==> inputs of job 3349 <==
// FpCustomAddSub
module FpCustomAddSub 
# (
	parameter	ManWidth	=	16,
	parameter	ExpWidth	=	6
)
(Rst_i,Clk_i,A_i,B_i,AddSub_i,Nd_i,Result_o,ResultValid_o);
clock: 3.89 ns
lec_check: 0
abc_area: 1
cap_margin: 35
cell_pad_in_sites_global_placement: 1
core_margin: 4
core_utilization: 40
cts_cluster_diameter: 119
cts_cluster_size: 78
gpl_timing_driven: 0
min_routing_layer: met2
place_density_lb_addon: 0.12
setup_slack_margin: -0.28
slew_margin: 20
tns_end_percent: 75
run.sh (not shown) runs the stock make flow with config.mk's settings and CLKGATE_MAP_FILE=.
==> inputs of job 5919, as changes to job 3349 <==
Settings changed: ABC_AREA 1 to default, CAP_MARGIN 35 to 20, CELL_PAD_IN_SITES_GLOBAL_PLACEMENT 1 to default, CORE_MARGIN 4 to 2, CORE_UTILIZATION 40 to 65, CTS_CLUSTER_DIAMETER 119 to default, CTS_CLUSTER_SIZE 78 to default, GPL_TIMING_DRIVEN 0 to default, MIN_ROUTING_LAYER met2 to default, PLACE_DENSITY_LB_ADDON 0.12 to default, SETUP_SLACK_MARGIN -0.28 to default, TNS_END_PERCENT 75 to default.
==> flow/constraint.sdc (replaced) <==
create_clock -name core_clock -period 2.19 [get_ports {Clk_i}]
set_input_delay 0.4380 -clock core_clock [delete_from_list [all_inputs] [get_ports {Clk_i}]]
set_output_delay 0.4380 -clock core_clock [all_outputs]
set_load 0.01 [all_outputs]
==> inputs of job 3924, as changes to job 3349 <==
Settings changed: CAP_MARGIN 35 to 20, CELL_PAD_IN_SITES_GLOBAL_PLACEMENT 1 to default, CORE_ASPECT_RATIO from default to 1.15, CORE_MARGIN 4 to 2, CORE_UTILIZATION 40 to 65, CTS_CLUSTER_DIAMETER 119 to default, CTS_CLUSTER_SIZE 78 to default, GPL_TIMING_DRIVEN 0 to default, MIN_ROUTING_LAYER met2 to default, PLACE_DENSITY_LB_ADDON 0.12 to default, SETUP_SLACK_MARGIN -0.28 to 1.01, TNS_END_PERCENT 75 to default.
==> flow/constraint.sdc (replaced) <==
create_clock -name core_clock -period 4.66 [get_ports {Clk_i}]
set_input_delay 0.9320 -clock core_clock [delete_from_list [all_inputs] [get_ports {Clk_i}]]
set_output_delay 0.9320 -clock core_clock [all_outputs]
set_load 0.01 [all_outputs]
==> results <==
In job 3349 the clock skew is higher than in job 3924, by 0.0033 ns. Between job 3924 and job 3349, the lower routed wire length is in job 3924 (gap about 10%, measured against job 3349). Via count: job 3924 is smaller than job 3349 (29%). Job 3349 reached the layout checks and failed them: DRC. Job 3924 ran to the end with no violations. Job 5919 died in clock tree synthesis with DPL-0033. In job 3924 the sequential share of layout area is higher than in job 3349, by 1.0 points. In sequential cell count, job 3349 and job 3924 do not differ. Between job 3349 and job 3924, the lower cell area is in job 3924 (gap 2.8%, measured against job 3924).
==> figures <==
Antenna cell count: job 3349 0; job 5919 -; job 3924 0
Outcome: job 3349 finished with violations; job 5919 stopped before the end; job 3924 complete, no violations
Stage where the flow stopped: job 3349 -; job 5919 clock tree synthesis; job 3924 -
Layout check failures: job 3349 DRC; job 5919 -; job 3924 -
Number of warnings the tools reported: job 3349 30; job 5919 -; job 3924 32
Top power group: job 3349 combinational logic; job 5919 -; job 3924 combinational logic
Register share of the cell area: job 3349 0.3674; job 5919 -; job 3924 0.3776
Detail-routed net length per standard cell: job 3349 13.20 um; job 5919 -; job 3924 12.92 um
Worst path arrival time: job 3349 3.49 ns; job 5919 -; job 3924 3.55 ns
Cell with the largest stage delay on the worst path: job 3349 sky130_fd_sc_hd__clkdlybuf4s50_1; job 5919 -; job 3924 sky130_fd_sc_hd__clkdlybuf4s50_1
WHS Endpoint: job 3349 manSumReg[0]$_DFF_P_; job 5919 -; job 3924 manSumReg[0]$_DFF_P_
Hold wc startpoint: job 3349 manSum[0]$_SDFF_PP0_; job 5919 -; job 3924 manSum[0]$_SDFF_PP0_
Total DRC errors in the routed layout: job 3349 1; job 5919 -; job 3924 0
Max-cap check violation count: job 3349 0; job 5919 -; job 3924 0
Setup WS post-layout: job 3349 0.7242 ns; job 5919 -; job 3924 1.419 ns
Count of inserted tapcells: job 3349 234; job 5919 -; job 3924 154

* * *

==> inputs of run a <==
==> flow/design.v <==
module FpCustomAddSub 
# (
	parameter	ManWidth	=	16,
	parameter	ExpWidth	=	6
)
(Rst_i,Clk_i,A_i,B_i,AddSub_i,Nd_i,Result_o,ResultValid_o);	
	function integer Log2;
	input integer value;
		begin
			Log2 = 0;
			while (value > 1) begin
				value   = value >> 1;
				Log2    = Log2 + 1;
			end
		end
	endfunction
	localparam	InOutWidth	=	1+ExpWidth+ManWidth;
	localparam	ExtManWidth	=	ManWidth+1;
	localparam	Stages	=	Log2(InOutWidth);
	input	Rst_i;
	input	Clk_i;
	input	[InOutWidth-1:0]	A_i;
	input	[InOutWidth-1:0]	B_i;
	input	AddSub_i;
	input	Nd_i;
	output	[InOutWidth-1:0]	Result_o;
	output	ResultValid_o;
	wire	signB	=	B_i[InOutWidth-1]^AddSub_i;
	wire	[InOutWidth-2:0]	absA	=	A_i[InOutWidth-2:0];
	wire	[InOutWidth-2:0]	absB	=	B_i[InOutWidth-2:0];
	reg		[InOutWidth-1:0]	muxA;
	reg		[InOutWidth-1:0]	muxB;
	reg	impliedA;
	reg	impliedB;
	reg	[InOutWidth-1:0]	muxAReg;
	reg	[InOutWidth-1:0]	muxBReg;
	reg	[ExpWidth-1:0]		expDiff;
	reg	addSubOrepation;
	wire	[ManWidth:0]	manA	=	{impliedA,	muxAReg[ManWidth-1:0]};
	wire	[ManWidth:0]	manB	=	{impliedB,	muxBReg[ManWidth-1:0]};
	reg	[ManWidth:0]	manANorm;
	reg	[ManWidth:0]	manBNorm;
	reg	addSubOrepationReg;
	reg	[ExtManWidth:0]	manSum;
	wire	[Stages-1:0]	distance;
	wire	[ExtManWidth+1:0]	dataArray	[0:Stages];
	wire	[Stages+1:0]	distanceR	=	{2'b00,distanceR1};
	reg		[ExtManWidth-1:0]	manSumReg;
	wire	[ExtManWidth-1:0]	normCMan	=	manSumReg	<<	distanceR1[Stages-1:0];	 
	reg	[ManWidth-1:0]	manC;
	reg	[ExpWidth-1:0]	expAPipe	[0:4];
	reg	[ExpWidth-1:0]	expC;
	reg	[4:0]	signC;
	reg	[8:0]	valid;
	assign  dataArray [0]	=	manSum;		
	assign	Result_o	=	{signC[4],expC,manC};
	assign	ResultValid_o	=	valid[4];
	always	@(*)	begin
		if	(absA<absB)	begin
			muxA	<=	{signB,absB};
			muxB	<=	{A_i[InOutWidth-1],absA};
		end	else	begin
			muxA	<=	{A_i[InOutWidth-1],absA};
			muxB	<=	{signB,absB};
		end 
	end
	always	@(posedge	Clk_i)	begin
		if	(muxA	[InOutWidth-2 -:ExpWidth]	==	8'h00)	begin	 
			impliedA	<=	1'b0;	 
		end	else	begin
			impliedA	<=	1'b1;	 
		end
		if	(muxB	[InOutWidth-2 -:ExpWidth]	==	8'h00)	begin	 
			impliedB	<=	1'b0;
		end	else	begin
			impliedB	<=	1'b1;
		end
		muxAReg	<=	muxA;
		muxBReg	<=	muxB;
		expDiff	<=	muxA[InOutWidth-2 -:ExpWidth]	-	muxB[InOutWidth-2 -:ExpWidth];	 
		addSubOrepation	<=	muxA[InOutWidth-1]	^	muxB[InOutWidth-1];	 
	end
	always	@(posedge	Clk_i)	begin
		manANorm	<=	manA;
		manBNorm	<=	manB	>>	expDiff;	 
		addSubOrepationReg <= addSubOrepation;
	end
	always	@(posedge	Clk_i)	begin
		if	(Rst_i)	begin
			manSum	<=	{ExtManWidth{1'b0}};
		end	else	if	(!addSubOrepationReg)	begin
			manSum	<=	{1'b0,	manANorm}	+	{1'b0,	manBNorm};
		end	else	begin
			manSum	<=	{1'b0,	manANorm}	-	{1'b0,	manBNorm};
		end
	end
	genvar	i;
	generate	
		for (i=0; i<Stages; i=i+1)	begin: searchMSB
			wire [ExtManWidth+1:0] dataIn;	
			wire [ExtManWidth+1:0] shitedDataOut;
			wire [ExtManWidth+1:0] dataOut;
			assign  dataIn = dataArray[i];
			wire    shiftDesired = ~|(dataIn[ExtManWidth+1:ExtManWidth+1-(1 << (Stages-1-i))]);
			assign  distance[(Stages-1-i)] = shiftDesired;		
			assign  shitedDataOut = dataIn << (1 << (Stages-1-i));	
			assign  dataOut = shiftDesired ? shitedDataOut : dataIn;	
			assign  dataArray[i+1] = dataOut;
		end
		reg	[Stages-1:0]	distanceR1;
		always	@(posedge	Clk_i)	begin
			distanceR1	<=	distance;
		end
	endgenerate	
	always	@(posedge	Clk_i)	begin
		manSumReg	<=	manSum	[ExtManWidth-1 -:ExtManWidth];
	end
	always	@(posedge	Clk_i)	begin
		if	(Rst_i)	begin
			manC	<=	{ManWidth{1'b0}};
		end	else	begin
			manC	<=	normCMan	[ExtManWidth-1 -:ManWidth];	 
		end
	end
	always	@(posedge	Clk_i)	begin	
		expAPipe[0]	<=	muxA[InOutWidth-2 -:ExpWidth];	 
		expAPipe[1]	<=	expAPipe[0];
		expAPipe[2]	<=	expAPipe[1];
		expAPipe[3]	<=	expAPipe[2];
		expAPipe[4]	<=	expAPipe[3];
	end
	always	@(posedge	Clk_i)	begin
		if	(&distanceR1)	begin
			expC	<=	{ExpWidth{1'b0}};
		end	else	begin
			if	(expAPipe[3]	>=	distanceR)	begin
				expC	<=	expAPipe[3]-distanceR+1;			 
			end	else	begin
				expC	<=	{{ExpWidth+1{1'b0}},1'b1};
			end
		end	
	end
	always	@(posedge	Clk_i)	begin
		signC	<=	{signC[3:0],	muxA[InOutWidth-1]};
	end
	always	@(posedge	Clk_i)	begin
		valid	<=	{valid[7:0],Nd_i};
	end	
endmodule
==> flow/run.sh <==
#!/bin/bash
# the make line also repeats each setting of config.mk as NAME=value (left out here)
make -C /OpenROAD-flow-scripts/flow DESIGN_CONFIG=/design/flow/config.mk WORK_HOME=/design/flow/orfs CLKGATE_MAP_FILE= finish
==> flow/config.mk <==
export PLATFORM = sky130hd
export DESIGN_NAME = FpCustomAddSub
export DESIGN_NICKNAME = FpCustomAddSub
export VERILOG_FILES = /design/flow/design.v
export SDC_FILE = /design/flow/constraint.sdc
export NUM_CORES = 4
export LEC_CHECK = 0
export CAP_MARGIN = 20
export CORE_ASPECT_RATIO = 0.5
export CORE_MARGIN = 2
export CORE_UTILIZATION = 50
export CTS_CLUSTER_DIAMETER = 332
export CTS_CLUSTER_SIZE = 98
export PLACE_DENSITY = 0.35
export SETUP_SLACK_MARGIN = 0.83
export SLEW_MARGIN = 10
export TNS_END_PERCENT = 15
==> flow/constraint.sdc <==
create_clock -name core_clock -period 4.5 [get_ports {Clk_i}]
set_input_delay 0.9000 -clock core_clock [delete_from_list [all_inputs] [get_ports {Clk_i}]]
set_output_delay 0.9000 -clock core_clock [all_outputs]
set_load 0.01 [all_outputs]
==> run b: changes against run a <==
==> flow/config.mk (replaced) <==
export PLATFORM = sky130hd
export DESIGN_NAME = FpCustomAddSub
export DESIGN_NICKNAME = FpCustomAddSub
export VERILOG_FILES = /design/flow/design.v
export SDC_FILE = /design/flow/constraint.sdc
export NUM_CORES = 4
export LEC_CHECK = 0
export CAP_MARGIN = 20
export CORE_MARGIN = 2
export CORE_UTILIZATION = 57
export SETUP_SLACK_MARGIN = -0.18
export SLEW_MARGIN = 20
==> flow/constraint.sdc (replaced) <==
create_clock -name core_clock -period 2.19 [get_ports {Clk_i}]
set_input_delay 0.4380 -clock core_clock [delete_from_list [all_inputs] [get_ports {Clk_i}]]
set_output_delay 0.4380 -clock core_clock [all_outputs]
set_load 0.01 [all_outputs]
==> run c: changes against run a <==
==> flow/config.mk (replaced) <==
export PLATFORM = sky130hd
export DESIGN_NAME = FpCustomAddSub
export DESIGN_NICKNAME = FpCustomAddSub
export VERILOG_FILES = /design/flow/design.v
export SDC_FILE = /design/flow/constraint.sdc
export NUM_CORES = 4
export LEC_CHECK = 0
export CAP_MARGIN = 20
export CORE_MARGIN = 2
export CORE_UTILIZATION = 40
export SLEW_MARGIN = 20
==> comparison table <==
quantity                                                             run b      run a      run c
Cell depth of the worst hold path                                        3          0          0
Switching share of total power                                      0.3646     0.3652     0.3452
WP buf/inv                                                               2          4          1
Biggest cell delay along the critical path                          430 ps     510 ps     470 ps
Run status                                                 failed layout checks  no timing/DRC/antenna violations  no timing/DRC/antenna violations
Reasons for failing layout checks                             setup timing          -          -
Final TNS setup                                                  -18850 ps       0 ps       0 ps
DP Cell Count                                                         1136       1037       1075
Pin count of the biggest net entering global routing                    49         42         47
Total power after layout                                          15320 µW    6097 µW    5943 µW
Clock insertion delay at the later pin of the skew report           430 ps     430 ps     420 ps
Die Width                                                           120 µm   179.2 µm   142.5 µm
Depth of the worst register-to-register path                            17         15         15
Routed wire length on met2                                        11720 µm    6499 µm    6918 µm
Library cell appearing most often on the critical path              a21o_1      buf_4    a21oi_1
Critical path peak fanout                                                3          9          6
Final core utilization                                              0.8491     0.6323     0.4908
Post-detailed-placement cell area                                 9788 µm²   8578 µm²   8637 µm²
RSZ-0062 raised after global routing                                   yes        yes         no
Global-route track usage on met3                                   0.05228    0.04062    0.03836
Core area                                                        13190 µm²  14740 µm²  18770 µm²
Number of vias after detailed routing                                 6823       5599       5435
Power is estimated from default activity; no workload was simulated.
